oak:
Design sig_16_hw, start of the top module:
module sig_16_hw #(parameter K=16,DWIDTH=32,EXPONENT_WIDTH=8, BIAS=8'd127)(input [DWIDTH-1:0] x_in,input clk,start,rst,output reg valid, output [DWIDTH-1:0] y_out);
wire [EXPONENT_WIDTH-1:0] exp_wo_bias,exp_wo_bias_1st;									
wire [K-1:0] c_out;
wire [DWIDTH-1:0] rm_data,rm_pos_1,rm_neg_1;
wire [9:0] cmp_ip,c1_in2,c2_in2,c3_in2,c4_in2,c5_in2,c6_in2,c7_in2,c8_in2,c9_in2,c10_in2,c11_in2,c12_in2,c13_in2,c14_in2,c15_in2,c16_in2;			 
wire cmp_op;
reg x_gre_3,x_neg_pos,x_sp_case,x_sp_case_2nd;
reg x_neg_pos_1st,x_neg_pos_2nd;
reg x_gre_3_2nd;
reg ip_adder_ready;
wire x_gre_3_1st;
wire [$clog2(K)-1:0] pe_addr;
wire [1:0] sp_addr;
wire sp_case;
wire [DWIDTH-1:0] sp_data,rm_neg_calculate_data,rm_neg_data;
wire [EXPONENT_WIDTH+4:0] cmp_ip_1st;
wire [DWIDTH-1:0] rm_neg_05,rm_pos_05;
wire valid_sub_1st,valid_sub_2nd;
reg start_ip;
reg [DWIDTH-1:0] x;
parameter IDLE_WAIT=3'd0,START=3'd1,ADD_WAIT=3'd2,WAIT_1=3'd3,WAIT_2=3'd4,DONE=3'd5;
reg [2:0] present_state, next_state;
wire adder_rst;
assign exp_wo_bias_1st= (x[DWIDTH-2:DWIDTH-EXPONENT_WIDTH-1] - BIAS);							 
assign exp_wo_bias= exp_wo_bias_1st[EXPONENT_WIDTH-1]?(~(exp_wo_bias_1st)+1'b1):(exp_wo_bias_1st);		
  ...
make LEC_CHECK=0 ABC_AREA=1 CAP_MARGIN=20 CORE_MARGIN=2 CORE_UTILIZATION=66 CTS_CLUSTER_DIAMETER=228 PLACE_DENSITY=0.6 SLEW_MARGIN=20 finish   # period 5.01 ns
run.sh (not shown) runs the stock make flow with config.mk's settings and CLKGATE_MAP_FILE=.
In oak the implementation ran to completion but is not tape-out ready, as the final checks report setup timing.
Input changes introduced in pine (baseline for comparison: oak):
Settings: swapping 66 for 72 in CORE_UTILIZATION; clearing CTS_CLUSTER_DIAMETER, which used to be 228; swapping 5.01 for 12.6 in the clock period (ns, I/O delays scaled along).
Results
Of pine and oak, just one finished clean: pine.
Ran to the end and failed final checks on setup timing: oak.
Summary — DRC violation total after the first TritonRoute iteration, pine relative to oak: lower, by 824.
pine against oak: post-CTS setup buffer count went down; multi-input gate area in the final layout went down; arrival time at the worst endpoint went up.
Cell area after placement: pine vs oak down 6.4%
Compared with oak, in pine critical path depth increased by 13% relative to the old numbers; share of total power in combinational logic has decreased.
Compared with oak, in pine number of clock buffers inserted by TritonCTS up 1, tightest slew margin relative to the limit increased by 3.8 points relative to the old numbers, setup TNS shows an increase of 19720 ps, clock-buffer cell count rose 4.
### pine -> birch
Settings: a change of CAP_MARGIN from 20 to 0; an added CTS_CLUSTER_DIAMETER of 355; an added HOLD_SLACK_MARGIN of -0.1; a change of PLACE_DENSITY from 0.6 to 0.65; a change of the clock period (ns, I/O delays scaled along) from 12.6 to 5.43.
--- outcome ---
- The final report for birch shows a completed flow and a layout that fails verification, specifically setup timing.
- Changes observed in birch relative to pine: cell area reported after detailed placement went up; clock group total power went up by 130%; non-clock buffer count picked up an extra 70%.

Starting RTL as in the previous note.
==> flow/design.v (excerpt) <==
module sig_16_hw #(parameter K=16,DWIDTH=32,EXPONENT_WIDTH=8, BIAS=8'd127)(input [DWIDTH-1:0] x_in,input clk,start,rst,output reg valid, output [DWIDTH-1:0] y_out);
wire [EXPONENT_WIDTH-1:0] exp_wo_bias,exp_wo_bias_1st;									
wire [K-1:0] c_out;
wire [DWIDTH-1:0] rm_data,rm_pos_1,rm_neg_1;
wire [9:0] cmp_ip,c1_in2,c2_in2,c3_in2,c4_in2,c5_in2,c6_in2,c7_in2,c8_in2,c9_in2,c10_in2,c11_in2,c12_in2,c13_in2,c14_in2,c15_in2,c16_in2;			 
wire cmp_op;
reg x_gre_3,x_neg_pos,x_sp_case,x_sp_case_2nd;
reg x_neg_pos_1st,x_neg_pos_2nd;
reg x_gre_3_2nd;
reg ip_adder_ready;
wire x_gre_3_1st;
wire [$clog2(K)-1:0] pe_addr;
wire [1:0] sp_addr;
wire sp_case;
wire [DWIDTH-1:0] sp_data,rm_neg_calculate_data,rm_neg_data;
wire [EXPONENT_WIDTH+4:0] cmp_ip_1st;
wire [DWIDTH-1:0] rm_neg_05,rm_pos_05;
wire valid_sub_1st,valid_sub_2nd;
reg start_ip;
reg [DWIDTH-1:0] x;
parameter IDLE_WAIT=3'd0,START=3'd1,ADD_WAIT=3'd2,WAIT_1=3'd3,WAIT_2=3'd4,DONE=3'd5;
reg [2:0] present_state, next_state;
wire adder_rst;
assign exp_wo_bias_1st= (x[DWIDTH-2:DWIDTH-EXPONENT_WIDTH-1] - BIAS);							 
assign exp_wo_bias= exp_wo_bias_1st[EXPONENT_WIDTH-1]?(~(exp_wo_bias_1st)+1'b1):(exp_wo_bias_1st);		
assign cmp_ip_1st= exp_wo_bias_1st[EXPONENT_WIDTH-1]?({3'b000,{1'b1,x[DWIDTH-EXPONENT_WIDTH-2:DWIDTH-EXPONENT_WIDTH-11]}>>exp_wo_bias}):(({3'b001,x[DWIDTH-EXPONENT_WIDTH-2:DWIDTH-EXPONENT_WIDTH-11]})<<exp_wo_bias);																																																												  
assign cmp_ip = cmp_ip_1st[EXPONENT_WIDTH+4:3];
assign rm_pos_1=32'b00111111100000000000000000000000;
assign rm_neg_1=32'b00000000000000000000000000000000;
  ...
clock: 5.72 ns
lec_check: 0
cap_margin: 20
core_margin: 2
core_utilization: 72
place_density: 0.65
slew_margin: 20
The baseline reached the layout checks and failed them: setup timing.
==> next run, changes <==
- ABC_AREA: default -> 1
- PLACE_DENSITY: 0.65 -> 0.66
- clock period: 5.72 -> 5.27 ns (I/O delays scaled with it)
After rerunning: The new run finished but failed the layout checks on setup timing; maximum frequency came out lower by about 9%; synthesized cell count goes up by 23%; global-route usage came out lower by 0.15 points; cell count rises by about 20%; non-clock buffer count is lower by 8; worst hold slack loses 0.0051 ns; final area came out higher by about 5%; worst setup slack gets worse by 1.1 ns; total power grows by about 20%; core utilization rises by 3.9 points.
==> next run, changes <==
- CORE_UTILIZATION: 72 -> 68
- PLACE_DENSITY: 0.66 -> default
- SETUP_SLACK_MARGIN: default -> 1.71
- clock period: 5.27 -> 5.93 ns (I/O delays scaled with it)
Result:
- The new run finished but fails on setup timing
- cell count came out higher slightly
- die area went up by a few percent
- worst setup slack is better by 1.1 ns
- global-route usage came out higher by 0.61 points
- synthesized cell count is unchanged
- first-iteration DRC count falls by about a fifth
- routed wire length shrinks by a little under a tenth
- clock power went down by a few percent
- via count decreases by a few percent
- hold slack is worse by 0.017 ns
- critical path depth climbs by 7
No activity file was given, so power comes from the tool's default toggle rates.
